==> design.v <==
module alu (input signed [10:0] regA, regB,  
				input [1:0] opcode,
				input clock, computestrobe,
				output reg signed[20:0] result,  
				output reg remain,  
				output reg [20:0] remainder  
				);
	reg [10:0] N, D;
	reg signed [20:0] res_t;
	reg [20:0] rem_t;
	reg signed [22:0] P;
	integer i;
	always @(posedge clock) begin
		if (computestrobe) begin
			res_t = result;
			rem_t = remainder; 
			remain <= 1'b0;
			case(opcode)
			2'b00 : begin 
				res_t = regA + regB;
			end
			2'b01 : begin
				res_t = regA - regB;
			end
			2'b10 : begin
				P = {{11{1'b0}}, regB, 1'b0};
				for (i = 11; i > 0; i = i-1) begin
					case (P [1:0]) 
						2'b01 : P[22:12] = P[22:12] + regA;
						2'b10 : P[22:12] = P[22:12] - regA;
						default: begin end
					endcase
					P = {P[22], P[22:1]};
				end
				res_t = P [21:1];
			end
			2'b11 : begin
				res_t = 21'd0;
				rem_t = 21'd0;
				N = (regA[10] == 1)? -regA: regA;
				D = (regB[10] == 1)? -regB: regB;
				if(D != 11'd0) begin  
					for (i = 10; i >= 0; i = i-1) begin
						rem_t = rem_t << 1;
						rem_t[0] = N[i];
						if (rem_t >= D) begin
							rem_t = rem_t - D;
							res_t[i] = 1'b1;
						end
					end
					if(regA[10] == 1'b1 && rem_t != 21'd0) begin  
						rem_t = D - rem_t;
						res_t = res_t + 1'b1;
					end
					res_t = ((regA[10] == 1)^(regB[10] == 1))? -res_t:res_t;
					remain <= 1'b1;
				end
			end
			default : begin	end
			endcase
			result <= res_t;
			remainder <= rem_t;
		end
	end
endmodule 
module bcdtobin (
	input [31:0] BCD,
	output reg signed [10:0] binout);
	reg signed [10:0] temp;
	always @ (*) begin
		temp = 11'd0;  
		if(BCD[3:0] < 4'b1010) begin  
			temp = temp + BCD[3:0];		
		end else if (BCD[3:0] == 4'b1110) begin  
			temp = -temp;  
		end
		if(BCD[7:4] < 4'b1010) begin  
			temp = temp + (11'd10*BCD[7:4]);		
		end else if (BCD[7:4] == 4'b1110) begin  
			temp = -temp;
		end
		if(BCD[11:8] < 4'b1010) begin  
			temp = temp + (11'd100 * BCD[11:8]);
		end else if (BCD[11:8] == 4'b1110) begin  
			temp = -temp;
		end
		if(BCD[15:12] == 4'b1110) begin  
			temp = -temp;
		end
		binout = temp;
	end
endmodule 
module bintobcd(input signed [20:0] bin,
						output reg [31:0] bcdnum);
		reg [51:0] masterreg;
		reg negative;
		integer i;
		always @(bin) begin
			masterreg = {52{1'b0}};
			negative = (bin[20] == 1)? 1'b1: 1'b0;
			masterreg[19:0] = (negative)? -bin[19:0]: bin[19:0];
			for (i = 0; i < 20; i = i + 1) begin
				if(masterreg[23:20] >= 4'd5 ) begin
				  masterreg[23:20] = masterreg[23:20] + 4'd3;
				end
				if(masterreg[27:24] >= 4'd5 ) begin
				  masterreg[27:24] = masterreg[27:24] + 4'd3;
				end
				if(masterreg[31:28] >= 4'd5 ) begin
				  masterreg[31:28] = masterreg[31:28] + 4'd3;
				end
				if(masterreg[35:32] >= 4'd5 ) begin
				  masterreg[35:32] = masterreg[35:32] + 4'd3;
				end
				if(masterreg[39:36] >= 4'd5 ) begin
				  masterreg[39:36] = masterreg[39:36] + 4'd3;
				end
				if(masterreg[43:40] >= 4'd5 ) begin
				  masterreg[43:40] = masterreg[43:40] + 4'd3;
				end
				if(masterreg[47:44] >= 4'd5 ) begin
				  masterreg[47:44] = masterreg[47:44] + 4'd3;
				end
				masterreg = masterreg << 1;
			end
			masterreg[51:48] = (negative)? 4'b1110 : 4'b1111;
			bcdnum = masterreg[51:20];
		end
	endmodule 
module numlength (input signed [20:0] binary_num,
	output reg [3:0]length);
reg signed [20:0] abs_num;
always @ (*) begin
	abs_num = (binary_num[20] == 1)? -binary_num: binary_num;
	length <= 3'd1;
	if (abs_num > 22'd9) length <= 3'd2;
	if (abs_num > 22'd99) length <= 3'd3;
	if (abs_num > 22'd999) length <= 3'd4;
	if (abs_num > 22'd9999) length <= 3'd5;
	if (abs_num > 22'd99999) length <= 3'd6;
end
endmodule
module resultformatter (input clock, remain,
					input [20:0] ALUresult, ALUremainder,
					output reg [31:0] formattedresult, 
					output reg [31:0] result_formem);
	wire [3:0] length_result, length_remainder;
	reg [31:0] temp_result, temp_result_1, temp_remainder;
	reg [3:0] result_used, result_used_1, remainder_used;
	wire [31:0] result_bcd, remainder_bcd;
	wire result_neg;
	numlength resultlength (.binary_num(ALUresult),
									.length(length_result));
	numlength remainderlength (.binary_num(ALUremainder),
										.length(length_remainder));
	bintobcd result_to_bcd(.bin(ALUresult),
									.bcdnum(result_bcd));
	bintobcd remainder_to_bcd(.bin(ALUremainder),
									.bcdnum(remainder_bcd));
	assign result_neg = ALUresult[20];
	integer i;
	reg [31:0] fr_t, fm_t;
	always @ (posedge clock) begin
		fr_t = formattedresult;
		result_used = 4'd0;
		remainder_used = 4'd0;
		temp_remainder = remainder_bcd;
		temp_result = result_bcd;
		for (i = 0; i < 8; i = i + 1) begin
			fr_t = fr_t >> 4;  
			if (remainder_used < length_remainder && remain) begin  
				fr_t[31:28] = temp_remainder[3:0];  
				temp_remainder = temp_remainder >> 4;  
				remainder_used = remainder_used + 1'd1;  
			end else if (remainder_used == length_remainder && remain) begin
				fr_t[31:28] = 4'b1010;  
				remainder_used = remainder_used + 1'd1;
			end else if (result_used < length_result) begin  
				fr_t[31:28] = temp_result[3:0];  
				temp_result = temp_result >> 4;  
				result_used = result_used + 1'd1;  
			end else if (result_used == length_result && result_neg == 1) begin  
				fr_t[31:28] = 4'b1110;  
				result_used = result_used + 1'd1;
			end else begin
				fr_t[31:28] = 4'b1111;  
			end
		end
		formattedresult <= fr_t;
	end
	always @ (posedge clock) begin
		fm_t = result_formem;
		result_used_1 = 3'd0;
		temp_result_1 = result_bcd;
		for (i = 0; i < 8; i = i + 1) begin
			fm_t = fm_t >> 4;
			if (result_used_1 < length_result && result_used_1 < 3'd3) begin  
				fm_t[31:28] = temp_result_1[3:0];
				temp_result_1 = temp_result_1 >> 4;
				result_used_1 = result_used_1 + 1'd1;
			end else begin
				fm_t[31:28] = 4'b1111;  
			end
		end
		result_formem <= fm_t;
	end
endmodule 
module control (input dig_in,
				input reset_in,
				input ex_in,
				input op_in,
				input bksp_in,
				input MS_in,
				input MR_in,
				input MC_in,
				input sub_in,
				input clock,
				input rst,
				output reg bksp_A,
				output reg bksp_B,
				output reg load_A,
				output reg load_B,
				output reg load_mem,
				output reg clear_mem,
				output reg load_A_mem,
				output reg load_B_mem,
				output reg load_op,
				output reg execute,
				output reg reset_out,
				output reg [1:0] display_select);
	parameter start = 0, op_A = 1, op_A_neg = 2, oprnd = 3, op_B = 4, op_B_neg = 5, result = 6;
	reg[2:0]state;
	always @(posedge clock) begin
		if (rst) state <= start;
		else case(state)
			start: begin
				if (sub_in) state <= op_A_neg;
				if (dig_in || MR_in) state <= op_A;
			end
			op_A: begin
				if(op_in) state <= oprnd;
				if(reset_in) state <= start;
			end
			op_A_neg: begin
				if (sub_in || bksp_in) state <= start;
				if (dig_in || MR_in) state <= op_A;
				if(reset_in) state <= start;
			end
			oprnd: begin
				if (sub_in) state <= op_B_neg;
				if(dig_in) state <= op_B;
				if(reset_in) state <= start;
			end
			op_B: begin
				if(ex_in) state <= result;
				if(reset_in) state <= start;
			end
			op_B_neg: begin
				if (sub_in || bksp_in) state <= oprnd;
				if (dig_in || MR_in) state <= op_B;
				if(reset_in) state <= start;
			end
			result: begin
				if (reset_in) state <= start;
			end
		endcase
	end
	always @(*) begin
		bksp_A <= 0;
		bksp_B <= 0;
		load_A <= 0;
		load_B <= 0;
		load_mem <= (MS_in)? 1'b1:1'b0;
		clear_mem <= (MC_in)? 1'b1:1'b0;
		load_A_mem <= 0;
		load_B_mem <= 0;
		load_op <= 0;
		execute <= 0;
		reset_out <= 0;
		case(state)
			start: begin
				if (MR_in) load_A_mem <=1;
				else if (sub_in || dig_in) load_A <= 1;
				else 	reset_out <= 1;
				display_select <= 2'b00;
			end
			op_A: begin
				if(dig_in) load_A <= 1;
				if(MR_in) load_A_mem <=1;
				if(bksp_in) bksp_A <= 1;
				if (op_in) load_op <= 1;
				display_select = 2'b00;
			end
			op_B: begin
				if(dig_in) load_B <= 1;
				if(MR_in) load_B_mem <=1;
				if(bksp_in) bksp_B <= 1;
				if(ex_in) execute <= 1;
				display_select = 2'b01;
			end
			op_A_neg: begin
				if(dig_in) load_A <= 1;
				if (sub_in || bksp_in) bksp_A <= 1'b1;
				if(MR_in) load_A_mem <=1;
				display_select = 2'b00;
			end
			op_B_neg: begin
				if(dig_in) load_B <= 1;
				if(MR_in) load_B_mem <=1;
				if (sub_in || bksp_in) bksp_B <= 1'b1;
				display_select = 2'b01;
			end
			oprnd: begin
				if (sub_in || dig_in) load_B <= 1'b1;
				display_select = 2'b01;
			end
			result: begin
				display_select = 2'b10;
			end
			default : begin
				display_select <= 2'b00;
			end
		endcase
	end
endmodule
module bcdreg (input clock,
			input rst,
			input [3:0] digit,
			input [31:0] mem,
			input load,
			input bksp,
			input clear,
			input load_mem,
			output reg [31:0] bcdreg
);
	reg [31:0] nxt;
	always @ (posedge clock) begin
			nxt = bcdreg;
			if (rst || clear) begin  
				nxt = {8{4'b1111}};
			end else if (load_mem) begin
				nxt = mem;
			end else if (bksp) begin
				nxt = nxt >> 4;
				nxt[31:28] = 4'b1111;
			end else if (load) begin
				if(nxt[11:8] == 4'b1110) begin 
					nxt[15:0] = nxt[15:0] << 4;
				end else begin
					nxt[11:0] = nxt[11:0] << 4;
				end
				nxt[3:0] = digit;
			end
		bcdreg <= nxt;
	end
endmodule 
module memreg (input clock,
			input rst,
			input [31:0] mem_input,
			input load,
			input clear,
			output reg [31:0] memreg
);
	always @ (posedge clock) begin
			if (rst || clear) begin
				memreg <= {{7{4'b1111}},4'b0000};
			end else if (load) begin
				memreg <= mem_input;
			end 
	end
endmodule 
module memmux (input [1:0] display_select,
					input [31:0] A, B, result,
					output reg [31:0] mem_input);
	always @(*) begin
		case (display_select)
			2'b00 : mem_input = A;
			2'b01 : mem_input = B;
			2'b10 : mem_input = result;
			default : mem_input = A;
		endcase
	end
endmodule 
module displaymux (input [1:0] display_select,
					input [31:0] reg_A, reg_B, reg_result,
					output reg [3:0] hex0_out, hex1_out, hex2_out, hex3_out, hex4_out, hex5_out, hex6_out, hex7_out);
	reg [31:0] selected_reg;
	always @(*) begin
		case (display_select)
			2'b00 : selected_reg = reg_A;
			2'b01 : selected_reg = reg_B;
			2'b10 : selected_reg = reg_result;
			default : selected_reg = reg_A;
		endcase
	 hex0_out = selected_reg[3:0];
	 hex1_out = selected_reg[7:4];
	 hex2_out = selected_reg[11:8];
	 hex3_out = selected_reg[15:12];
	 hex4_out = selected_reg[19:16];
	 hex5_out = selected_reg[23:20];
	 hex6_out = selected_reg[27:24];
	 hex7_out = selected_reg[31:28];
	end
endmodule 
module char_7seg( input [3:0] S,
						output reg [0:6] Display);
	always @(S)
	begin
		case (S)
		4'b0000  : Display <= 7'b0000001;  
		4'b0001  : Display <= 7'b1001111;  
		4'b0010  : Display <= 7'b0010010;  
		4'b0011  : Display <= 7'b0000110;  
		4'b0100  : Display <= 7'b1001100;  
		4'b0101  : Display <= 7'b0100100;  
		4'b0110  : Display <= 7'b0100000;  
		4'b0111  : Display <= 7'b0001111;  
		4'b1000  : Display <= 7'b0000000;  
		4'b1001  : Display <= 7'b0001100;  
		4'b1010  : Display <= 7'b1111010;  
		4'b1110  : Display <= 7'b1111110;  
		default  : Display <= 7'b1111111;  
		endcase
	end
endmodule
module inputhandler (
	input keystrobe,
	input [3:0] keycode,
	output dig_strobe,
	output reset_strobe,
	output ex_strobe,
	output op_strobe,
	output sub_strobe,
	output [3:0] dig_code,
	output [1:0] op_code);
assign dig_strobe = ((keycode < 4'b1010) && keystrobe)? 1'b1:1'b0;
assign reset_strobe = ((keycode == 4'b1010) && keystrobe)? 1'b1:1'b0;
assign ex_strobe = ((keycode == 4'b1011) && keystrobe)? 1'b1:1'b0;
assign op_strobe = ((keycode > 4'b1011) && keystrobe)? 1'b1:1'b0;
assign sub_strobe = ((keycode == 4'b1110) && keystrobe)? 1'b1:1'b0;
assign dig_code = keycode;
assign op_code = ~keycode[1:0];  
endmodule
module opreg (input load,
			input [1:0] op_code,
			input clock,
			output reg [1:0] operator);
	always @ (posedge clock) begin
		if(load)	operator <= op_code;
	end
endmodule 
module posedgetrigger (
		input clock,
		input rst,
		input signal,
		output strobe);
	reg signal_last;
	always @(posedge clock) begin
			if (rst) signal_last <= 1'b0;
			else signal_last <= signal;
	end
	assign strobe = (signal && ~signal_last)? 1'b1:1'b0;
endmodule 
module negedgetrigger (
		input clock,
		input rst,
		input signal,
		output strobe);
	reg signal_last;
	always @(posedge clock) begin
			if (rst) signal_last <= 1'b1;
			else signal_last <= signal;
	end
	assign strobe = (~signal && signal_last)? 1'b1:1'b0;
endmodule 
module PBhandler (
	input [3:0] KEY,
	input clock,
	input rst,
	output bksp_strobe,
	output MS_strobe,
	output MR_strobe,
	output MC_strobe);
negedgetrigger bksp (.clock(clock), .rst(rst), .signal(KEY[0]), .strobe(bksp_strobe));
negedgetrigger MS (.clock(clock), .rst(rst), .signal(KEY[1]), .strobe(MS_strobe));
negedgetrigger MR (.clock(clock), .rst(rst), .signal(KEY[2]), .strobe(MR_strobe));
negedgetrigger MC (.clock(clock), .rst(rst), .signal(KEY[3]), .strobe(MC_strobe));
endmodule
`default_nettype none
module calculator (input CLOCK_50,
							input RESET,
							input KEYPRESSED,
							input [3:0] KEYCODE,
							input [3:0] KEY,
							output [0:6] HEX0, HEX1, HEX2, HEX3, HEX4, HEX5, HEX6, HEX7
							);
		wire clockmain = CLOCK_50;
		wire rst = RESET;
		wire [3:0] keycode = KEYCODE;
		wire keystrobe;
		wire load_A, load_B;
		wire bksp_A, bksp_B;
		posedgetrigger keypressedge (.clock(clockmain), .rst(rst), .signal(KEYPRESSED), .strobe(keystrobe));
		wire dig_strobe, reset_strobe, ex_strobe, op_strobe, sub_strobe;
		wire [3:0] dig_code;
		wire [1:0] op_code;
		inputhandler keypad (
			.keystrobe(keystrobe),
			.keycode(keycode),
			.dig_strobe(dig_strobe),
			.reset_strobe(reset_strobe),
			.ex_strobe(ex_strobe),
			.op_strobe(op_strobe),
			.sub_strobe(sub_strobe),
			.dig_code(dig_code),
			.op_code(op_code)
		);
		wire bksp_strobe, MS_strobe, MR_strobe, MC_strobe;
		PBhandler PB (
			.KEY(KEY),
			.clock(clockmain),
			.rst(rst),
			.bksp_strobe(bksp_strobe),
			.MS_strobe(MS_strobe),
			.MR_strobe(MR_strobe),
			.MC_strobe(MC_strobe)
		);
		wire [1:0] display_select;
		wire load_op, reset_state, execute, load_A_mem, load_B_mem, load_mem, clear_mem;
		control FSM (
			.dig_in(dig_strobe),
			.reset_in(reset_strobe),
			.ex_in(ex_strobe),
			.op_in(op_strobe),
			.bksp_in(bksp_strobe),
			.MS_in(MS_strobe),
			.MR_in(MR_strobe),
			.MC_in(MC_strobe),
			.sub_in(sub_strobe),
			.clock(clockmain),
			.rst(rst),
			.bksp_A(bksp_A),
			.bksp_B(bksp_B),
			.load_A(load_A),
			.load_B(load_B),
			.load_mem(load_mem),
			.clear_mem(clear_mem),
			.load_A_mem(load_A_mem),
			.load_B_mem(load_B_mem),
			.load_op(load_op),
			.reset_out(reset_state),
			.execute(execute),  
			.display_select(display_select)
		);
		wire[31:0] reg_A, reg_B;
		wire [31:0] memory_selected, memory_stored;
		bcdreg operand_A (.clock(clockmain), .rst(rst),
							.digit(dig_code),
							.load(load_A),
							.bksp(bksp_A),
							.clear(reset_state),
							.bcdreg(reg_A),
							.mem(memory_stored),
							.load_mem(load_A_mem)
							);
		bcdreg operand_B (.clock(clockmain), .rst(rst),
							.digit(dig_code),
							.load(load_B),
							.bksp(bksp_B),
							.clear(reset_state),
							.bcdreg(reg_B),
							.mem(memory_stored),
							.load_mem(load_B_mem)
							);
		wire [1:0] operator;
		opreg op (.clock(clockmain),
			.load(load_op),
			.op_code(op_code),
			.operator(operator)
		);
		wire [10:0] reg_A_binary, reg_B_binary;
		wire [31:0] reg_result, reg_memresult;
		wire [20:0] result_bin, remainder_bin; 
		wire remain;
		bcdtobin reg_A_tobinary (.BCD(reg_A), .binout(reg_A_binary));
		bcdtobin reg_B_tobinary (.BCD(reg_B), .binout(reg_B_binary));
		alu alu_1 (.regA(reg_A_binary), 
					.regB(reg_B_binary),
					.opcode(operator),
					.clock(clockmain),
					.computestrobe(execute),
					.result(result_bin),
					.remain(remain),
					.remainder(remainder_bin));
		resultformatter resultformatter_1 (.clock(clockmain),
														.remain(remain),
														.ALUresult(result_bin),
														.ALUremainder(remainder_bin),
														.formattedresult(reg_result),
														.result_formem(reg_memresult));
		memmux memory_select (.display_select(display_select),
									.A(reg_A),
									.B(reg_B),
									.result(reg_memresult),
									.mem_input(memory_selected));
		memreg memory_register (.clock(clockmain), .rst(rst),
										.mem_input(memory_selected),
										.load(load_mem),
										.clear(clear_mem),
										.memreg(memory_stored));
		wire [3:0] hex0char_A, hex1char_A, hex2char_A, bcdneg_A;
		wire [3:0] hex0char_B, hex1char_B, hex2char_B, bcdneg_B;
		wire [3:0] hex0_out, hex1_out, hex2_out, hex3_out, hex4_out, hex5_out, hex6_out, hex7_out;
		displaymux displayMUX (.display_select(display_select),
								.reg_A(reg_A),
								.reg_B(reg_B),
								.reg_result(reg_result),
								.hex0_out(hex0_out), 
								.hex1_out(hex1_out), 
								.hex2_out(hex2_out), 
								.hex3_out(hex3_out), 
								.hex4_out(hex4_out), 
								.hex5_out(hex5_out), 
								.hex6_out(hex6_out), 
								.hex7_out(hex7_out)
								);
		char_7seg H0 (.S(hex0_out), .Display(HEX0));
		char_7seg H1 (.S(hex1_out), .Display(HEX1));
		char_7seg H2 (.S(hex2_out), .Display(HEX2));
		char_7seg H3 (.S(hex3_out), .Display(HEX3));
		char_7seg H4 (.S(hex4_out), .Display(HEX4));
		char_7seg H5 (.S(hex5_out), .Display(HEX5));
		char_7seg H6 (.S(hex6_out), .Display(HEX6));
		char_7seg H7 (.S(hex7_out), .Display(HEX7));
endmodule 
==> run.sh <==
#!/bin/bash
# the make line also repeats each setting of config.mk as NAME=value (left out here)
make -C /OpenROAD-flow-scripts/flow DESIGN_CONFIG=/design/flow/config.mk WORK_HOME=/design/flow/orfs CLKGATE_MAP_FILE= finish
==> config.mk <==
export PLATFORM = sky130hd
export DESIGN_NAME = calculator
export DESIGN_NICKNAME = calculator
export VERILOG_FILES = /design/flow/design.v
export SDC_FILE = /design/flow/constraint.sdc
export NUM_CORES = 4
export LEC_CHECK = 0
export ABC_AREA = 1
export CAP_MARGIN = 15
export CORE_MARGIN = 2
export CORE_UTILIZATION = 57
export CTS_CLUSTER_DIAMETER = 387
export GPL_ROUTABILITY_DRIVEN = 0
export GPL_TIMING_DRIVEN = 1
export PLACE_DENSITY = 0.81
export SETUP_SLACK_MARGIN = 1.56
export SLEW_MARGIN = 20
==> constraint.sdc <==
create_clock -name core_clock -period 39.6 [get_ports {CLOCK_50}]
set_input_delay 7.9200 -clock core_clock [delete_from_list [all_inputs] [get_ports {CLOCK_50}]]
set_output_delay 7.9200 -clock core_clock [all_outputs]
set_load 0.01 [all_outputs]
==> results of run 1 <==
-- routing by layer --
layer  vias to the layer above  share of wire  global-route usage
met1                     25244           0.41               0.381
met3                       515          0.078              0.0362
met2                      2259           0.45               0.532
met5                         -       0.000088                   0
met4                         2          0.056               0.160
li1                      28672              -                   -
-- area by class of cell --
cell class	count	area [um^2]
multi-input cells	6909	39400
fillers	8430	35000
inverters	1565	5890
flip-flops and latches	217	4790
well taps	1165	1460
repair buffers	116	1050
clock buffers	35	703
clock inverters	9	114
-- metrics by stage --
| step | hold slack [ns] | util | instance area [um^2] | instances | setup slack (ns) |
|---|---|---|---|---|---|
| 2_1_floorplan | 0.438 | - | 50900 | 8895 | 7.61 |
| 3_3_place_gp | 0.454 | 0.593 | 52400 | 9962 | 5.08 |
| 3_5_place_dp | 0.457 | 0.593 | 52400 | 9962 | 3.83 |
| 4_1_cts | 0.474 | 0.603 | 53300 | 10006 | 3.65 |
| 5_1_grt | 0.507 | 0.604 | 53400 | 10016 | 1.39 |
| 6_report | 0.474 | 0.604 | 53400 | 10016 | 5.13 |
-- timing repair --
action,CTS,global route
buffers inserted,0,9
endpoints found under the hold margin,0,0
endpoints found under the setup margin,0,42
resized,0,23
==> qor.csv, run 1 <==
stage,metric,value,unit
clock_network,worstSkewPairLatency,0.56,ns
yosys,ys_cells,8876,
critical_path,ff2ff_setup_slack,5.13,ns
run,openroad.warnings,211,
yosys,ys_seq_frac,0.0944,
min_path,hold_path_depth,2,
yosys,synth_warnings,14,
final_timing,hold_violations,0,
floorplanning,coreArea,88400,um^2
drt,drc,0,
yosys,synthFlopType,dfxtp_1,
placement,hpwl,118000,um
yosys,yosysUniqueCellTypes,72,
clock_network,h-tree-depth,1,
clock_network,cts_buffer_depth,3,
critical_path,cp.depth,211,
critical_path,worst_r2r_endpoint,alu_1.remainder[19],
clock_network,clk_root_buffer_cell,clkbuf_16,
clock_network,holdBufCountCts,0,
cells_and_area,synthToLayoutAreaGrowth,5.19,%
yosys,yosys.area_share.adder,0.177,
critical_path,crit_family,AND-OR/OR-AND gates,
final_timing,rsz0062_at_grt,no,
cells_and_area,nets,9545,
critical_path,path_max_fanout,36,
final_timing,slew_headroom,0.269,
critical_path,end_kind,flop,
yosys,synth-edff-count,45,
drt,drtPass1Iterations,6,
clock_network,cts_tree,yes,
yosys,synthTopCellsByCount,"nand2_1 (2132), inv_1 (1520), nor2_1 (880)",
floorplanning,dieArea,91500,um^2
floorplanning,initCoreUtil,0.575,
placement,port_buffers,66,
final_timing,fin_crit,34.47,ns
floorplanning,rows,109,
grt,grt.total_usage,0.310,
yosys,simple_gate_share,0.354,
yosys,synth_area,50800,um^2
final_timing,setup_tns,0,ns
drt,diodes,0,
grt,grt_max_degree,77,
floorplanning,die_w,302,um
grt,grt_pass1_vias,51221,
drt,drtIter0Drc,5001,
floorplanning,io_pins,67,
final_timing,slew_viol_final,0,
drt,num_vias,56692,
clock_network,cts_num_sinks,217,
critical_path,worstSetupStartpoint,operand_A.bcdreg[3],
final_timing,setup_viol,0,
yosys,avgSynthCellArea,5.72,um^2
critical_path,max_stage_delay,0.42,ns
yosys,syn-instance-count,8876,
critical_path,worstPathArrival,34.87,ns
drt,routedWlPerCell,14.8,um
yosys,mux_share,0.00318,
yosys,area_leaders,"ha_1 (16%), nand2_1 (16%), inv_1 (11%)",
critical_path,worstPathRequired,40.00,ns
grt,antenna_found_initial,2,
final_timing,period_used_share,0.870,
yosys,yosysTopAreaCell,ha_1,
min_path,holdCritStartpoint,operand_B.bcdreg[23],
drt,drt_wl_total,148000,um
floorplanning,die_y,302,um
min_path,whs_endpoint,operand_B.bcdreg[23],
min_path,hp-class,flop to flop,
grt,overflow,0,
critical_path,cp-endpoint,alu_1.remainder[19],
yosys,top_logic_kind,simple AND/OR/NAND/NOR gates,
critical_path,cp_common_cell,nand2_1,
outcome,outcome,no timing/DRC/antenna violations,
yosys,ys_sh_xor,0.0598,
final_timing,clock_skew,0.0192,ns
yosys,async_flop_share,0,
drt,vias_per_cell,5.66,
clock_network,clkTransAtPathRegs,0.06,ns
yosys,synth.top_cell.area_share,0.165,
critical_path,worstSetupPathType,flop to flop,
drt,ant_nets,0,
critical_path,r2r-start,operand_A.bcdreg[3],
yosys,ys_sh_aoi,0.178,
yosys,yosysChipArea,50800,um^2
final_timing,fmax,29.0,MHz
run,max_cap_viol_count,0,
critical_path,cp-start-kind,flop,
yosys,top_cell,nand2_1,
grt,grt_pass1_wl,240000,um
clock_network,cts_buffers,25,
final_timing,worst_pin_slew,1.10,ns
yosys,numSynthFlops,217,
critical_path,path_buffers,30,
critical_path,cp_slowest_cell,fa_1,
critical_path,reg2regPathDepth,211,
==> run 2, diff against run 1 <==
- CAP_MARGIN: 15 -> 0
- CORE_UTILIZATION: 57 -> 72
- CTS_CLUSTER_DIAMETER: 387 -> 256
- GPL_ROUTABILITY_DRIVEN: 0 -> not set
- GPL_TIMING_DRIVEN: 1 -> not set
- MAX_ROUTING_LAYER: not set -> met4
- PLACE_DENSITY: 0.81 -> not set
- SETUP_SLACK_MARGIN: 1.56 -> 3.59
- clock period: 39.6 -> 28.6 ns (I/O delays scaled with it)
==> qor.csv, run 2 <==
stage,metric,value,unit
yosys,synth_warnings,14,
floorplanning,initCoreUtil,0.726,
grt,overflow,87,
yosys,area_leaders,"ha_1 (16%), nand2_1 (16%), inv_1 (11%)",
floorplanning,die_w,270,um
yosys,yosysChipArea,50800,um^2
yosys,yosysUniqueCellTypes,72,
yosys,synth_area,50800,um^2
yosys,synthFlopType,dfxtp_1,
outcome,lastStage,global routing (5_1_grt),
yosys,synthTopCellsByCount,"nand2_1 (2132), inv_1 (1520), nor2_1 (880)",
yosys,simple_gate_share,0.354,
yosys,synth-edff-count,45,
yosys,ys_sh_aoi,0.178,
yosys,synth.top_cell.area_share,0.165,
placement,port_buffers,66,
floorplanning,rows,97,
yosys,async_flop_share,0,
floorplanning,dieArea,72700,um^2
placement,post-place-ws,-0.268,ns
placement,placed_cell_area,54000,um^2
yosys,avgSynthCellArea,5.72,um^2
yosys,syn-instance-count,8876,
yosys,numSynthFlops,217,
clock_network,clk_root_buffer_cell,clkbuf_16,
placement,hpwl,123000,um
yosys,top_logic_kind,simple AND/OR/NAND/NOR gates,
yosys,ys_cells,8876,
yosys,mux_share,0.00318,
yosys,ys_seq_frac,0.0944,
outcome,outcome,aborted with a tool error,
grt,grt.total_usage,0.706,
outcome,stop_error,[ERROR GRT-0232] Routing congestion too high. Check the congestion heatmap in the GUI.,
placement,place.gp.congestion,1.05,
floorplanning,io_pins,67,
yosys,yosys.area_share.adder,0.177,
clock_network,cts_buffers,25,
floorplanning,coreArea,69900,um^2
clock_network,cts_num_sinks,217,
yosys,top_cell,nand2_1,
floorplanning,die_y,270,um
clock_network,cts_buffer_depth,3,
clock_network,h-tree-depth,1,
yosys,ys_sh_xor,0.0598,
yosys,yosysTopAreaCell,ha_1,
==> run 2: metal layers <==
metal,overflow,GRT usage
met1,4,0.714
met2,46,0.881
met3,3,0.535
met4,34,0.590
met5,-,-
==> run 2: what timing repair did <==
item / in CTS
gates cloned: 9
endpoints found under the setup margin: 42
gates resized: 256
pin swaps: 180
hold buffers: 0
buffers inserted: 243
==> run 2: through the flow <==
step | cells
2_1_floorplan | 8895
3_3_place_gp | 9888
3_5_place_dp | 9888
4_1_cts | 10181
==> run 3, diff against run 2 <==
- CAP_MARGIN: 0 -> 35
- CELL_PAD_IN_SITES_DETAIL_PLACEMENT: not set -> 2
- CELL_PAD_IN_SITES_GLOBAL_PLACEMENT: not set -> 2
- CORE_ASPECT_RATIO: not set -> 1.68
- CORE_MARGIN: 2 -> 3
- CORE_UTILIZATION: 72 -> 40
- CTS_CLUSTER_DIAMETER: 256 -> not set
- CTS_CLUSTER_SIZE: not set -> 64
- GPL_ROUTABILITY_DRIVEN: not set -> 0
- GPL_TIMING_DRIVEN: not set -> 0
- MIN_ROUTING_LAYER: not set -> met2
- SETUP_SLACK_MARGIN: 3.59 -> not set
- clock period: 28.6 -> 69.1 ns (I/O delays scaled with it)
==> qor.csv, run 3 <==
stage,metric,value,unit
outcome,outcome,aborted with a tool error,
outcome,lastStage,global routing (5_1_grt),
outcome,stop_error,[ERROR GRT-0232] Routing congestion too high. Check the congestion heatmap in the GUI.,
yosys,syn-instance-count,8876,
yosys,synth-edff-count,45,
placement,placed_cell_area,53800,um^2
yosys,yosysChipArea,50800,um^2
yosys,synthFlopType,dfxtp_1,
grt,overflow,171,
floorplanning,die_y,468,um
yosys,async_flop_share,0,
grt,grt.total_usage,0.794,
floorplanning,rows,168,
clock_network,post-cts-setup-buffers,0,
yosys,synth_area,50800,um^2
clock_network,h-tree-depth,1,
yosys,avgSynthCellArea,5.72,um^2
clock_network,postCtsResizedCells,0,
yosys,yosysTopAreaCell,ha_1,
placement,post-place-ws,25.54,ns
yosys,synthTopCellsByCount,"nand2_1 (2132), inv_1 (1520), nor2_1 (880)",
clock_network,cts_buffer_depth,3,
placement,hpwl,205000,um
floorplanning,die_w,281,um
yosys,top_cell,nand2_1,
floorplanning,initCoreUtil,0.405,
clock_network,cts_num_sinks,217,
placement,dp.cells,10597,
yosys,yosys.area_share.adder,0.177,
yosys,synth_warnings,14,
yosys,ys_seq_frac,0.0944,
clock_network,cts_buffers,24,
floorplanning,coreArea,125000,um^2
yosys,area_leaders,"ha_1 (16%), nand2_1 (16%), inv_1 (11%)",
yosys,simple_gate_share,0.354,
floorplanning,io_pins,67,
clock_network,holdBufCountCts,0,
yosys,ys_sh_xor,0.0598,
yosys,numSynthFlops,217,
yosys,ys_cells,8876,
yosys,synth.top_cell.area_share,0.165,
floorplanning,dieArea,131000,um^2
yosys,mux_share,0.00318,
placement,port_buffers,66,
clock_network,clk_root_buffer_cell,clkbuf_16,
yosys,top_logic_kind,simple AND/OR/NAND/NOR gates,
yosys,ys_sh_aoi,0.178,
yosys,yosysUniqueCellTypes,72,
==> run 3: per-stage QoR <==
| step | util |
|---|---|
| 4_1_cts | 0.436 |
| 3_3_place_gp | 0.427 |
| 3_5_place_dp | 0.429 |
| 2_1_floorplan | - |
==> run 3: per-layer routing <==
layer,GRT overflow,GRT usage
met1,-,-
met2,60,0.873
met3,72,0.782
met4,39,0.645
met5,-,-
==> run 4, diff against run 3 <==
- CAP_MARGIN: 35 -> 20
- CELL_PAD_IN_SITES_DETAIL_PLACEMENT: 2 -> not set
- CELL_PAD_IN_SITES_GLOBAL_PLACEMENT: 2 -> not set
- CORE_ASPECT_RATIO: 1.68 -> 0.64
- CORE_MARGIN: 3 -> 2
- CORE_UTILIZATION: 40 -> 65
- CTS_CLUSTER_SIZE: 64 -> 99
- GPL_ROUTABILITY_DRIVEN: 0 -> not set
- GPL_TIMING_DRIVEN: 0 -> not set
- MAX_ROUTING_LAYER: met4 -> not set
- MIN_ROUTING_LAYER: met2 -> not set
- PLACE_DENSITY_LB_ADDON: not set -> 0.02
- TNS_END_PERCENT: not set -> 75
- clock period: 69.1 -> 59.4 ns (I/O delays scaled with it)
==> qor.csv, run 4 <==
stage,metric,value,unit
outcome,outcome,no timing/DRC/antenna violations,
yosys,avgSynthCellArea,5.72,um^2
floorplanning,rows,81,
yosys,ys_cells,8876,
floorplanning,initCoreUtil,0.661,
drt,num_vias,57803,
yosys,yosys.area_share.adder,0.177,
critical_path,path_buffers,30,
critical_path,cp_common_cell,a21oi_1,
clock_network,cts_buffers,22,
yosys,synth-edff-count,45,
yosys,async_flop_share,0,
clock_network,postCtsResizedCells,0,
clock_network,h-tree-depth,1,
final_timing,setup_tns,0,ns
final_timing,period_used_share,0.635,
placement,dp.cells,9846,
drt,routedWlPerCell,16.5,um
clock_network,cts_tree,yes,
final_timing,fmax,26.5,MHz
critical_path,worst_r2r_endpoint,alu_1.remainder[18],
floorplanning,die_y,228,um
critical_path,r2r-start,operand_A.bcdreg[5],
final_timing,fin_crit,37.73,ns
min_path,holdCritStartpoint,operand_B.bcdreg[21],
min_path,whs_endpoint,operand_B.bcdreg[21],
yosys,numSynthFlops,217,
yosys,yosysChipArea,50800,um^2
final_timing,slew_viol_final,0,
final_timing,clock_skew,0.0356,ns
yosys,synth_warnings,14,
final_timing,slew_headroom,0.240,
floorplanning,coreArea,76800,um^2
yosys,ys_seq_frac,0.0944,
yosys,ys_sh_xor,0.0598,
clock_network,cts_num_sinks,217,
yosys,yosysTopAreaCell,ha_1,
yosys,top_logic_kind,simple AND/OR/NAND/NOR gates,
critical_path,path_max_fanout,36,
critical_path,worstPathArrival,38.11,ns
drt,diodes,0,
cells_and_area,logic_area,39300,um^2
grt,grt_max_degree,65,
grt,antenna_found_initial,4,
yosys,synthTopCellsByCount,"nand2_1 (2132), inv_1 (1520), nor2_1 (880)",
yosys,synth.top_cell.area_share,0.165,
critical_path,worstSetupStartpoint,operand_A.bcdreg[5],
cells_and_area,n_fill_cell,6951,
drt,drc,0,
floorplanning,die_w,353,um
min_path,hp-class,flop to flop,
final_timing,rsz0062_at_grt,no,
critical_path,cp.depth,205,
critical_path,ff2ff_setup_slack,21.67,ns
final_timing,setup_viol,0,
yosys,yosysUniqueCellTypes,72,
placement,hpwl,132000,um
placement,port_buffers,66,
critical_path,cp-start-kind,flop,
yosys,area_leaders,"ha_1 (16%), nand2_1 (16%), inv_1 (11%)",
critical_path,end_kind,flop,
yosys,simple_gate_share,0.354,
floorplanning,io_pins,67,
yosys,syn-instance-count,8876,
final_timing,whs,0.477,ns
min_path,hold_path_depth,2,
final_timing,hold_violations,0,
clock_network,clk_root_buffer_cell,clkbuf_16,
run,max_cap_viol_count,0,
placement,place.gp.congestion,1.07,
drt,ant_nets,0,
critical_path,worstSetupPathType,flop to flop,
yosys,top_cell,nand2_1,
critical_path,crit_family,AND-OR/OR-AND gates,
grt,grt_pass1_wl,261000,um
run,openroad.warnings,211,
cells_and_area,fin_area,53100,um^2
cells_and_area,synthToLayoutAreaGrowth,4.54,%
final_timing,worst_pin_slew,1.14,ns
grt,grt_pass1_vias,50929,
critical_path,cp-endpoint,alu_1.remainder[18],
critical_path,reg2regPathDepth,205,
cells_and_area,final_cell_count_no_fill,9885,
placement,placed_cell_area,52400,um^2
critical_path,cp_slowest_cell,nor4_1,
drt,drt_wl_total,163000,um
drt,drtIter0Drc,7503,
grt,overflow,0,
clock_network,clkTransAtPathRegs,0.07,ns
yosys,synth_area,50800,um^2
clock_network,holdBufCountCts,0,
drt,vias_per_cell,5.85,
critical_path,max_stage_delay,0.63,ns
yosys,ys_sh_aoi,0.178,
cells_and_area,nets,9544,
drt,drtPass1Iterations,10,
grt,grt.total_usage,0.391,
cells_and_area,seqCellArea,4790,um^2
clock_network,worstSkewPairLatency,0.56,ns
floorplanning,dieArea,80400,um^2
yosys,synthFlopType,dfxtp_1,
yosys,mux_share,0.00318,
critical_path,worstPathRequired,59.78,ns
clock_network,post-cts-setup-buffers,0,
clock_network,cts_buffer_depth,3,
==> run 4: cell type report <==
cell class | instances | area share
Multi-Input combinational cell | 6908 | 0.741
Inverter | 1565 | 0.111
Sequential cell | 217 | 0.0903
Tap cell | 1037 | 0.0244
Timing Repair Buffer | 119 | 0.0199
Clock buffer | 29 | 0.0118
Clock inverter | 10 | 0.00167
==> run 4: metrics by stage <==
step                      utilization  setup WS, ns
after global routing            0.691         17.87
after floorplan                     -         27.41
final                           0.691         21.67
after global placement          0.682         24.66
after detailed placement        0.682         22.93
after CTS                       0.691         22.68
==> run 4: layer usage <==
layer / vias to the layer above / GRT usage / part of all wire
li1: 28674 / - / -
met1: 25764 / 0.577 / 0.46
met2: 3101 / 0.556 / 0.38
met3: 260 / 0.117 / 0.14
met4: 4 / 0.0700 / 0.016
met5: - / 0 / 0.00014
==> run 5, diff against run 4 <==
- CORE_ASPECT_RATIO: 0.64 -> 0.5
- CORE_UTILIZATION: 65 -> 72
- CTS_CLUSTER_DIAMETER: not set -> 376
- PLACE_DENSITY: not set -> 0.38
- PLACE_DENSITY_LB_ADDON: 0.02 -> not set
- TNS_END_PERCENT: 75 -> 15
- clock period: 59.4 -> 21.5 ns (I/O delays scaled with it)
==> qor.csv, run 5 <==
stage,metric,value,unit
yosys,synth_warnings,14,
yosys,area_leaders,"ha_1 (16%), nand2_1 (16%), inv_1 (11%)",
yosys,avgSynthCellArea,5.72,um^2
outcome,lastStage,global routing (5_1_grt),
yosys,yosysUniqueCellTypes,72,
placement,place.gp.congestion,1.05,
placement,dp.cells,10702,
clock_network,cts_num_sinks,217,
clock_network,h-tree-depth,1,
placement,hpwl,132000,um
floorplanning,die_y,192,um
yosys,yosysChipArea,50800,um^2
yosys,synthFlopType,dfxtp_1,
floorplanning,io_pins,67,
yosys,ys_sh_aoi,0.178,
placement,port_buffers,66,
floorplanning,coreArea,69300,um^2
yosys,syn-instance-count,8876,
floorplanning,initCoreUtil,0.732,
clock_network,cts_buffers,6,
yosys,numSynthFlops,217,
yosys,mux_share,0.00318,
outcome,outcome,aborted with a tool error,
clock_network,clk_root_buffer_cell,clkbuf_16,
clock_network,holdBufCountCts,0,
yosys,top_cell,nand2_1,
yosys,ys_sh_xor,0.0598,
floorplanning,rows,68,
floorplanning,dieArea,72800,um^2
yosys,top_logic_kind,simple AND/OR/NAND/NOR gates,
yosys,synthTopCellsByCount,"nand2_1 (2132), inv_1 (1520), nor2_1 (880)",
yosys,synth-edff-count,45,
yosys,ys_cells,8876,
yosys,simple_gate_share,0.354,
yosys,yosys.area_share.adder,0.177,
grt,grt.total_usage,0.673,
yosys,yosysTopAreaCell,ha_1,
outcome,stop_error,[ERROR GRT-0116] Global routing finished with congestion. Check the congestion regions in the DRC Viewer.,
floorplanning,die_w,380,um
yosys,async_flop_share,0,
clock_network,cts_buffer_depth,3,
yosys,synth_area,50800,um^2
yosys,synth.top_cell.area_share,0.165,
grt,overflow,135,
yosys,ys_seq_frac,0.0944,
run 5: layer usage:
metal,global-route usage,GRT overflow
met1,0.679,5
met2,0.869,67
met3,0.506,4
met4,0.587,59
met5,0.376,0
run 5: what timing repair did:
item                       4_1_cts
setup endpoints to repair       42
buffers inserted               203
cloned                           3
pin swaps                      171
resized                        245
run 5: per-stage QoR:
step	hold WS [ns]	setup WS (ns)	cell area, um^2
after floorplan	0.438	-6.64	51700
after global placement	0.456	-4.57	60000
after detailed placement	0.463	-5.99	60000
after CTS	0.517	-4.42	62700
==> run 6, diff against run 5 <==
- CAP_MARGIN: 20 -> 0
- CORE_ASPECT_RATIO: 0.5 -> not set
- CTS_CLUSTER_DIAMETER: 376 -> 256
- CTS_CLUSTER_SIZE: 99 -> not set
- MAX_ROUTING_LAYER: not set -> met4
- PLACE_DENSITY: 0.38 -> not set
- SETUP_SLACK_MARGIN: not set -> 5.0
- TNS_END_PERCENT: 15 -> not set
- clock period: 21.5 -> 21.3 ns (I/O delays scaled with it)
==> qor.csv, run 6 <==
stage,metric,value,unit
outcome,outcome,aborted with a tool error,
outcome,lastStage,global routing (5_1_grt),
outcome,stop_error,[ERROR GRT-0116] Global routing finished with congestion. Check the congestion regions in the DRC Viewer.,
floorplanning,coreArea,69900,um^2
grt,grt.total_usage,0.875,
floorplanning,dieArea,72700,um^2
clock_network,holdBufCountCts,0,
yosys,syn-instance-count,8876,
yosys,synth-edff-count,45,
floorplanning,die_y,270,um
yosys,area_leaders,"ha_1 (16%), nand2_1 (16%), inv_1 (11%)",
yosys,synth_area,50800,um^2
yosys,async_flop_share,0,
clock_network,clk_root_buffer_cell,clkbuf_16,
clock_network,cts_num_sinks,217,
floorplanning,die_w,270,um
yosys,ys_seq_frac,0.0944,
yosys,top_logic_kind,simple AND/OR/NAND/NOR gates,
yosys,ys_sh_aoi,0.178,
yosys,top_cell,nand2_1,
clock_network,cts_buffer_depth,3,
placement,place.gp.congestion,1.07,
yosys,ys_cells,8876,
yosys,simple_gate_share,0.354,
yosys,yosys.area_share.adder,0.177,
yosys,synthTopCellsByCount,"nand2_1 (2132), inv_1 (1520), nor2_1 (880)",
yosys,synth_warnings,14,
yosys,synthFlopType,dfxtp_1,
yosys,numSynthFlops,217,
yosys,yosysChipArea,50800,um^2
grt,overflow,692,
yosys,yosysTopAreaCell,ha_1,
floorplanning,initCoreUtil,0.726,
yosys,synth.top_cell.area_share,0.165,
clock_network,h-tree-depth,1,
yosys,yosysUniqueCellTypes,72,
clock_network,cts_buffers,25,
placement,hpwl,135000,um
floorplanning,io_pins,67,
floorplanning,rows,97,
yosys,avgSynthCellArea,5.72,um^2
yosys,mux_share,0.00318,
placement,placed_cell_area,59800,um^2
placement,port_buffers,66,
yosys,ys_sh_xor,0.0598,
[run 6: metrics by stage]
stage	instances	setup slack (ns)
after floorplan	8895	-6.84
after global placement	10651	-4.91
after detailed placement	10651	-6.56
after CTS	11007	-4.25
[run 6: layer usage]
metal	GRT usage	overflow
met4	0.862	179
met3	0.771	56
met1	0.843	78
met2	1.00	379
met5	-	-
[run 6: what timing repair did]
item                       4_1_cts
cloned                           3
hold endpoints to repair         0
resized                        552
pin swaps                      317
setup buffers                  309
setup endpoints to repair       84
==> run 7, diff against run 6 <==
- CAP_MARGIN: 0 -> 20
- CORE_UTILIZATION: 72 -> 45
- CTS_CLUSTER_DIAMETER: 256 -> not set
- MAX_ROUTING_LAYER: met4 -> not set
- SETUP_SLACK_MARGIN: 5.0 -> not set
- clock period: 21.3 -> 55.6 ns (I/O delays scaled with it)
==> qor.csv, run 7 <==
stage,metric,value,unit
outcome,outcome,no timing/DRC/antenna violations,
yosys,yosysChipArea,50800,um^2
min_path,whs_endpoint,operand_B.bcdreg[29],
critical_path,worstPathArrival,37.20,ns
critical_path,worstSetupStartpoint,operand_A.bcdreg[5],
yosys,simple_gate_share,0.354,
drt,diodes,0,
drt,num_vias,55065,
grt,overflow,0,
yosys,synthFlopType,dfxtp_1,
clock_network,cts_tree,yes,
drt,drt_wl_total,158000,um
critical_path,cp_slowest_cell,nor4_1,
yosys,synth-edff-count,45,
critical_path,path_buffers,28,
yosys,avgSynthCellArea,5.72,um^2
drt,drtPass1Iterations,6,
critical_path,cp-endpoint,alu_1.remainder[19],
critical_path,path_max_fanout,36,
drt,wl_met1,71500,um
yosys,ys_sh_xor,0.0598,
final_timing,slew_headroom,0.242,
yosys,numSynthFlops,217,
yosys,ys_sh_aoi,0.178,
clock_network,holdBufCountCts,0,
final_timing,fmax,27.2,MHz
clock_network,post-cts-setup-buffers,0,
run,max_cap_viol_count,0,
critical_path,worstPathRequired,56.01,ns
final_timing,fin_crit,36.79,ns
yosys,yosysUniqueCellTypes,72,
critical_path,worstSetupPathType,flop to flop,
floorplanning,io_pins,67,
yosys,synth.top_cell.area_share,0.165,
yosys,synth_warnings,14,
clock_network,cts_buffer_depth,3,
final_timing,clock_skew,0.0186,ns
cells_and_area,nets,9546,
yosys,yosysTopAreaCell,ha_1,
drt,ant_nets,0,
clock_network,postCtsResizedCells,0,
yosys,top_cell,nand2_1,
final_timing,worst_pin_slew,1.14,ns
critical_path,end_kind,flop,
run,openroad.warnings,211,
grt,antenna_found_initial,0,
grt,grt.total_usage,0.264,
clock_network,h-tree-depth,1,
placement,dp.cells,10307,
final_timing,rsz0062_at_grt,no,
grt,grt_max_degree,65,
critical_path,cp.depth,207,
yosys,ys_seq_frac,0.0944,
placement,post-place-ws,19.20,ns
critical_path,worst_r2r_endpoint,alu_1.remainder[19],
min_path,holdCritStartpoint,operand_B.bcdreg[29],
floorplanning,coreArea,112000,um^2
drt,routedWlPerCell,15.3,um
floorplanning,die_w,340,um
yosys,area_leaders,"ha_1 (16%), nand2_1 (16%), inv_1 (11%)",
final_timing,setup_viol,0,
yosys,mux_share,0.00318,
clock_network,cts_buffers,26,
min_path,hp-class,flop to flop,
cells_and_area,synthToLayoutAreaGrowth,5.97,%
drt,vias_per_cell,5.32,
floorplanning,dieArea,116000,um^2
yosys,syn-instance-count,8876,
critical_path,cp-start-kind,flop,
min_path,hold_path_depth,2,
critical_path,ff2ff_setup_slack,18.81,ns
final_timing,hold_violations,0,
critical_path,max_stage_delay,0.65,ns
floorplanning,die_y,340,um
drt,highest_layer,met4,
critical_path,r2r-start,operand_A.bcdreg[5],
clock_network,clkTransAtPathRegs,0.06,ns
yosys,top_logic_kind,simple AND/OR/NAND/NOR gates,
cells_and_area,final_cell_count_no_fill,10353,
clock_network,worstSkewPairLatency,0.56,ns
placement,port_buffers,66,
yosys,ys_cells,8876,
grt,grt_pass1_wl,256000,um
critical_path,cp_common_cell,nand2_1,
grt,grt_pass1_vias,50798,
critical_path,reg2regPathDepth,207,
clock_network,cts_num_sinks,217,
clock_network,clk_root_buffer_cell,clkbuf_16,
drt,drtIter0Drc,4014,
drt,drc,0,
final_timing,setup_tns,0,ns
critical_path,crit_family,AND-OR/OR-AND gates,
final_timing,slew_viol_final,0,
floorplanning,initCoreUtil,0.453,
yosys,synthTopCellsByCount,"nand2_1 (2132), inv_1 (1520), nor2_1 (880)",
yosys,synth_area,50800,um^2
drt,wl_met2,75300,um
floorplanning,rows,123,
placement,hpwl,129000,um
placement,place.gp.congestion,0.950,
final_timing,timing.final.ws_setup,18.81,ns
yosys,yosys.area_share.adder,0.177,
yosys,async_flop_share,0,
drt,wl_met3,6150,um
final_timing,period_used_share,0.662,
==> run 7: per-layer routing <==
metal  vias to the layer above  global-route usage
met2                      1172               0.471
met1                     25034               0.340
met3                       225              0.0125
met4                         0              0.0831
li1                      28634                   -
met5                         -                   0
==> run 7: area by class of cell <==
class / count / area, um^2
repair buffers: 117 / 1040
inverters: 1565 / 5870
clock buffers: 36 / 729
fillers: 12066 / 58400
multi-input cells: 6908 / 39400
clock inverters: 10 / 143
flip-flops and latches: 217 / 4790
well taps: 1500 / 1880
==> run 7: through the flow <==
stage,instance area [um^2],hold WS (ns),utilization
2_1_floorplan,50900,0.438,-
3_3_place_gp,52900,0.453,0.472
3_5_place_dp,52900,0.465,0.472
4_1_cts,53800,0.482,0.480
5_1_grt,53800,0.504,0.480
6_report,53800,0.482,0.480
==> run 8, diff against run 7 <==
- ABC_AREA: 1 -> 0
- CELL_PAD_IN_SITES_GLOBAL_PLACEMENT: not set -> 1
- CORE_ASPECT_RATIO: not set -> 0.5
- CORE_MARGIN: 2 -> 3
- CORE_UTILIZATION: 45 -> 19
- CTS_CLUSTER_DIAMETER: not set -> 400
- PLACE_DENSITY: not set -> 0.48
- SETUP_SLACK_MARGIN: not set -> 5.0
- SLEW_MARGIN: 20 -> 0
- clock period: 55.6 -> 58.1 ns (I/O delays scaled with it)
==> qor.csv, run 8 <==
stage,metric,value,unit
clock_network,clkTransAtPathRegs,0.06,ns
final_timing,setup_tns,0,ns
clock_network,postCtsResizedCells,0,
placement,port_buffers,66,
final_timing,fin_crit,48.13,ns
yosys,yosysTopAreaCell,ha_1,
final_timing,fmax,20.8,MHz
critical_path,worstSetupPathType,flop to flop,
yosys,async_flop_share,0,
yosys,synth_warnings,14,
floorplanning,die_w,753,um
critical_path,worstPathArrival,48.46,ns
final_timing,worst_pin_slew,1.13,ns
yosys,synthFlopType,dfxtp_1,
drt,drc,0,
final_timing,clock_skew,0.0276,ns
critical_path,ff2ff_setup_slack,9.97,ns
critical_path,cp-endpoint,alu_1.result[16],
outcome,outcome,no timing/DRC/antenna violations,
clock_network,worstSkewPairLatency,0.60,ns
min_path,holdCritStartpoint,memory_register.memreg[24],
drt,num_vias,52563,
drt,drt_wl_total,192000,um
critical_path,worstPathRequired,58.43,ns
yosys,yosysChipArea,53000,um^2
final_timing,hold_violations,0,
final_timing,slew_headroom,0.246,
drt,ant_nets,0,
final_timing,rsz0062_at_grt,no,
placement,hpwl,156000,um
grt,grt_pass1_vias,50754,
critical_path,r2r-start,operand_B.bcdreg[2],
yosys,top_cell,nand2_1,
critical_path,path_buffers,14,
cells_and_area,nets,8190,
drt,drtIter0Drc,3073,
yosys,simple_gate_share,0.245,
yosys,synth_area,53000,um^2
final_timing,period_used_share,0.828,
floorplanning,coreArea,276000,um^2
floorplanning,die_y,379,um
yosys,yosysUniqueCellTypes,126,
floorplanning,initCoreUtil,0.192,
critical_path,path_max_fanout,26,
yosys,mux_share,0.0858,
final_timing,slew_viol_final,0,
yosys,ys_sh_aoi,0.265,
grt,antenna_found_initial,4,
cells_and_area,utilization,0.215,
yosys,avgSynthCellArea,7.03,um^2
yosys,ys_cells,7540,
yosys,ys_sh_xor,0.0879,
critical_path,crit_family,AND-OR/OR-AND gates,
run,openroad.warnings,211,
grt,grt_max_degree,65,
critical_path,max_stage_delay,0.76,ns
critical_path,reg2regPathDepth,217,
critical_path,end_kind,flop,
yosys,synthTopCellsByCount,"nand2_1 (893), nor2_1 (738), ha_1 (669)",
clock_network,post-cts-setup-buffers,0,
min_path,whs_endpoint,memory_register.memreg[24],
floorplanning,dieArea,286000,um^2
cells_and_area,synthToLayoutAreaGrowth,11.8,%
run,max_cap_viol_count,0,
clock_network,holdBufCountCts,0,
drt,drtPass1Iterations,6,
critical_path,cp_slowest_cell,nor3b_1,
critical_path,worstSetupStartpoint,operand_B.bcdreg[2],
yosys,numSynthFlops,217,
yosys,yosys.area_share.adder,0.170,
grt,grt.total_usage,0.129,
clock_network,clk_root_buffer_cell,clkbuf_16,
min_path,hold_path_depth,2,
clock_network,cts_buffers,29,
critical_path,worst_r2r_endpoint,alu_1.result[16],
critical_path,cp-start-kind,flop,
final_timing,setup_viol,0,
grt,overflow,0,
min_path,hp-class,flop to flop,
yosys,top_logic_kind,AND-OR/OR-AND gates,
grt,grt_pass1_wl,299000,um
yosys,synth-edff-count,45,
floorplanning,rows,136,
drt,routedWlPerCell,17.1,um
floorplanning,io_pins,67,
clock_network,h-tree-depth,1,
critical_path,cp_common_cell,o21ai_0,
drt,vias_per_cell,4.68,
yosys,ys_seq_frac,0.0905,
yosys,synth.top_cell.area_share,0.158,
clock_network,cts_buffer_depth,3,
critical_path,cp.depth,217,
yosys,area_leaders,"ha_1 (16%), xnor2_1 (6.5%), dfxtp_1 (6.5%)",
clock_network,cts_tree,yes,
yosys,syn-instance-count,7540,
clock_network,cts_num_sinks,217,
placement,place.gp.congestion,0.842,
[run 8: per-stage QoR]
stage	worst slack (ns)	std cells	hold WS [ns]	cell area, um^2
floorplan	14.18	7559	0.442	53000
detailed placement	8.69	11170	0.474	58200
global route	5.01	11226	0.523	59200
CTS	8.50	11222	0.491	59100
finish	9.97	11236	0.485	59200
global placement	9.38	11168	0.469	58200
[run 8: metal layers]
| metal | up-vias | GRT usage | share of wire |
|---|---|---|---|
| met5 | - | 0 | 0 |
| met4 | 0 | 0.0216 | 0.016 |
| met3 | 136 | 0.0164 | 0.048 |
| met2 | 850 | 0.213 | 0.44 |
| met1 | 24670 | 0.181 | 0.49 |
| li1 | 26907 | - | - |
[run 8: cell type report]
cell class / instances / area [um^2]
sequential: 217 / 4790
antenna: 10 / 25.0
clock inverter: 11 / 101
clock buffer: 41 / 852
multi-input combinational: 6553 / 45500
inverter: 526 / 1980
timing repair buffer: 152 / 1300
fill: 31277 / 217000
tap: 3726 / 4660
==> run 9, diff against run 8 <==
- ABC_AREA: 0 -> 1
- CAP_MARGIN: 20 -> 5
- CELL_PAD_IN_SITES_GLOBAL_PLACEMENT: 1 -> not set
- CORE_ASPECT_RATIO: 0.5 -> not set
- CORE_MARGIN: 3 -> 2
- CORE_UTILIZATION: 19 -> 71
- CTS_CLUSTER_DIAMETER: 400 -> 28
- CTS_CLUSTER_SIZE: not set -> 34
- MAX_ROUTING_LAYER: not set -> met4
- PLACE_DENSITY: 0.48 -> not set
- SETUP_SLACK_MARGIN: 5.0 -> 3.09
- SLEW_MARGIN: 0 -> 20
- clock period: 58.1 -> 27.3 ns (I/O delays scaled with it)
==> qor.csv, run 9 <==
stage,metric,value,unit
outcome,outcome,aborted with a tool error,
outcome,lastStage,global routing (5_1_grt),
outcome,stop_error,[ERROR GRT-0232] Routing congestion too high. Check the congestion heatmap in the GUI.,
clock_network,cts_buffer_depth,3,
floorplanning,dieArea,73700,um^2
floorplanning,coreArea,71100,um^2
placement,dp.cells,9952,
clock_network,cts_buffers,52,
placement,port_buffers,66,
placement,place.gp.congestion,1.06,
yosys,ys_seq_frac,0.0944,
clock_network,holdBufCountCts,0,
yosys,top_cell,nand2_1,
floorplanning,rows,98,
placement,placed_cell_area,54400,um^2
clock_network,h-tree-depth,2,
yosys,yosys.area_share.adder,0.177,
yosys,top_logic_kind,simple AND/OR/NAND/NOR gates,
yosys,ys_sh_xor,0.0598,
yosys,mux_share,0.00318,
yosys,synth.top_cell.area_share,0.165,
floorplanning,die_y,271,um
floorplanning,io_pins,67,
placement,post-place-ws,-0.748,ns
floorplanning,initCoreUtil,0.714,
yosys,ys_sh_aoi,0.178,
yosys,synthTopCellsByCount,"nand2_1 (2132), inv_1 (1520), nor2_1 (880)",
yosys,async_flop_share,0,
yosys,synth_warnings,14,
yosys,synthFlopType,dfxtp_1,
clock_network,cts_num_sinks,217,
yosys,simple_gate_share,0.354,
yosys,area_leaders,"ha_1 (16%), nand2_1 (16%), inv_1 (11%)",
yosys,synth-edff-count,45,
yosys,avgSynthCellArea,5.72,um^2
yosys,numSynthFlops,217,
yosys,yosysUniqueCellTypes,72,
yosys,yosysTopAreaCell,ha_1,
floorplanning,die_w,271,um
yosys,yosysChipArea,50800,um^2
placement,hpwl,124000,um
yosys,ys_cells,8876,
yosys,synth_area,50800,um^2
yosys,syn-instance-count,8876,
clock_network,clk_root_buffer_cell,clkbuf_16,
grt,grt.total_usage,0.853,
grt,overflow,1626,
-- run 9: timing repair --
item                                    4_1_cts
hold endpoints to repair                      0
buffers inserted                            314
endpoints found under the setup margin       42
resized                                     279
cloned                                       10
pin swaps                                   176
-- run 9: layer usage --
layer  overflow  GRT usage
met5          -          -
met4        315      0.781
met1        201      0.840
met3        193      0.724
met2        917       1.00
==> run 10, diff against run 9 <==
- CAP_MARGIN: 5 -> 15
- CTS_CLUSTER_DIAMETER: 28 -> not set
- CTS_CLUSTER_SIZE: 34 -> not set
- SETUP_SLACK_MARGIN: 3.09 -> 3.78
- clock period: 27.3 -> 30.7 ns (I/O delays scaled with it)
==> qor.csv, run 10 <==
stage,metric,value,unit
outcome,outcome,finished with violations,
outcome,so_faults,"max-capacitance violations, max-slew violations",
drt,drc,0,
final_timing,fmax,34.8,MHz
drt,vias_per_cell,6.10,
clock_network,cts_num_sinks,217,
yosys,yosysTopAreaCell,ha_1,
yosys,synth-edff-count,45,
drt,routedWlPerCell,16.9,um
clock_network,holdBufCountCts,0,
clock_network,worstSkewPairLatency,0.55,ns
final_timing,whs,0.479,ns
yosys,top_logic_kind,simple AND/OR/NAND/NOR gates,
final_timing,fin_crit,28.70,ns
yosys,ys_seq_frac,0.0944,
yosys,yosysUniqueCellTypes,72,
final_timing,worst_pin_slew,1.76,ns
final_timing,hold_violations,0,
clock_network,cts_tree,yes,
grt,overflow,0,
drt,num_vias,61442,
placement,port_buffers,66,
critical_path,worstSetupStartpoint,operand_A.bcdreg[1],
placement,hpwl,123000,um
floorplanning,die_w,271,um
final_timing,rsz0062_at_grt,yes,
grt,grt_pass1_wl,258000,um
final_timing,slew_viol_final,2,
yosys,synth_area,50800,um^2
floorplanning,initCoreUtil,0.714,
critical_path,end_kind,flop,
yosys,yosys.area_share.adder,0.177,
critical_path,worst_r2r_endpoint,alu_1.remainder[19],
critical_path,path_buffers,26,
floorplanning,rows,98,
cells_and_area,nets,9819,
drt,ant_nets,0,
drt,drt_wl_total,171000,um
drt,drtPass1Iterations,10,
yosys,yosysChipArea,50800,um^2
placement,place.gp.congestion,1.04,
yosys,mux_share,0.00318,
grt,grt.total_usage,0.425,
yosys,area_leaders,"ha_1 (16%), nand2_1 (16%), inv_1 (11%)",
clock_network,cts_buffer_depth,3,
clock_network,h-tree-depth,1,
critical_path,path_max_fanout,9,
yosys,ys_sh_xor,0.0598,
critical_path,cp.depth,198,
critical_path,cp_slowest_cell,o21ai_1,
floorplanning,coreArea,71100,um^2
critical_path,cp-endpoint,alu_1.remainder[19],
cells_and_area,logic_area,41800,um^2
floorplanning,dieArea,73700,um^2
yosys,simple_gate_share,0.354,
final_timing,period_used_share,0.935,
cells_and_area,utilization,0.813,
cells_and_area,n_fill_cell,5342,
final_timing,setup_viol,0,
min_path,hp-class,flop to flop,
clock_network,clkTransAtPathRegs,0.06,ns
min_path,holdCritStartpoint,operand_B.bcdreg[30],
critical_path,cp_common_cell,a21oi_2,
min_path,whs_endpoint,operand_B.bcdreg[30],
floorplanning,die_y,271,um
critical_path,reg2regPathDepth,198,
critical_path,ff2ff_setup_slack,2.00,ns
yosys,ys_sh_aoi,0.178,
critical_path,crit_family,simple AND/OR/NAND/NOR gates,
critical_path,worstSetupPathType,flop to flop,
critical_path,cp-start-kind,flop,
cells_and_area,seqCellArea,4830,um^2
yosys,async_flop_share,0,
yosys,synthTopCellsByCount,"nand2_1 (2132), inv_1 (1520), nor2_1 (880)",
critical_path,r2r-start,operand_A.bcdreg[1],
yosys,avgSynthCellArea,5.72,um^2
min_path,hold_path_depth,2,
drt,drtIter0Drc,6999,
floorplanning,io_pins,67,
grt,grt_max_degree,79,
yosys,synth.top_cell.area_share,0.165,
yosys,numSynthFlops,217,
run,max_cap_viol_count,2,
yosys,syn-instance-count,8876,
drt,wl_met1,63800,um
final_timing,clock_skew,0.0183,ns
yosys,synthFlopType,dfxtp_1,
critical_path,worstPathRequired,31.09,ns
drt,wl_met3,17700,um
final_timing,slew_headroom,-0.184,
run,openroad.warnings,215,
yosys,ys_cells,8876,
clock_network,cts_buffers,23,
clock_network,clk_root_buffer_cell,clkbuf_16,
critical_path,max_stage_delay,0.58,ns
yosys,synth_warnings,14,
grt,grt_pass1_vias,54897,
drt,highest_layer,met4,
drt,wl_met2,75800,um
critical_path,worstPathArrival,29.09,ns
cells_and_area,synthToLayoutAreaGrowth,13.8,%
yosys,top_cell,nand2_1,
grt,antenna_found_initial,3,
[run 10: area by class of cell]
cell class | count | area share
antenna | 3 | 0.000130
clock buffer | 33 | 0.0117
clock inverter | 7 | 0.00173
inverter | 1565 | 0.103
multi-input combinational | 6913 | 0.724
sequential | 217 | 0.0835
tap | 950 | 0.0206
timing repair buffer | 385 | 0.0554
timing repair inverter | 3 | 0.000498
[run 10: what timing repair did]
| item | in CTS | in global routing |
|---|---|---|
| setup endpoints to repair | 42 | 42 |
| setup buffers | 113 | 121 |
| cloned | 10 | 0 |
| resized | 136 | 332 |
| pin swaps | 89 | 197 |
[run 10: metrics by stage]
stage          instances  TNS, ns  cell area, um^2  setup WS [ns]
4_1_cts             9952        0            55500           3.80
6_report           10076        0            57800           2.00
5_1_grt            10076        0            57800          0.770
3_3_place_gp        9789        0            53200          0.972
2_1_floorplan       8895        0            51800           2.56
3_5_place_dp        9789  -0.0595            53200        -0.0236
[run 10: routing by layer]
layer / up-vias / track usage
met5: - / -
met4: 0 / 0.241
met3: 1076 / 0.0526
met2: 3652 / 0.704
met1: 27469 / 0.496
li1: 29245 / -
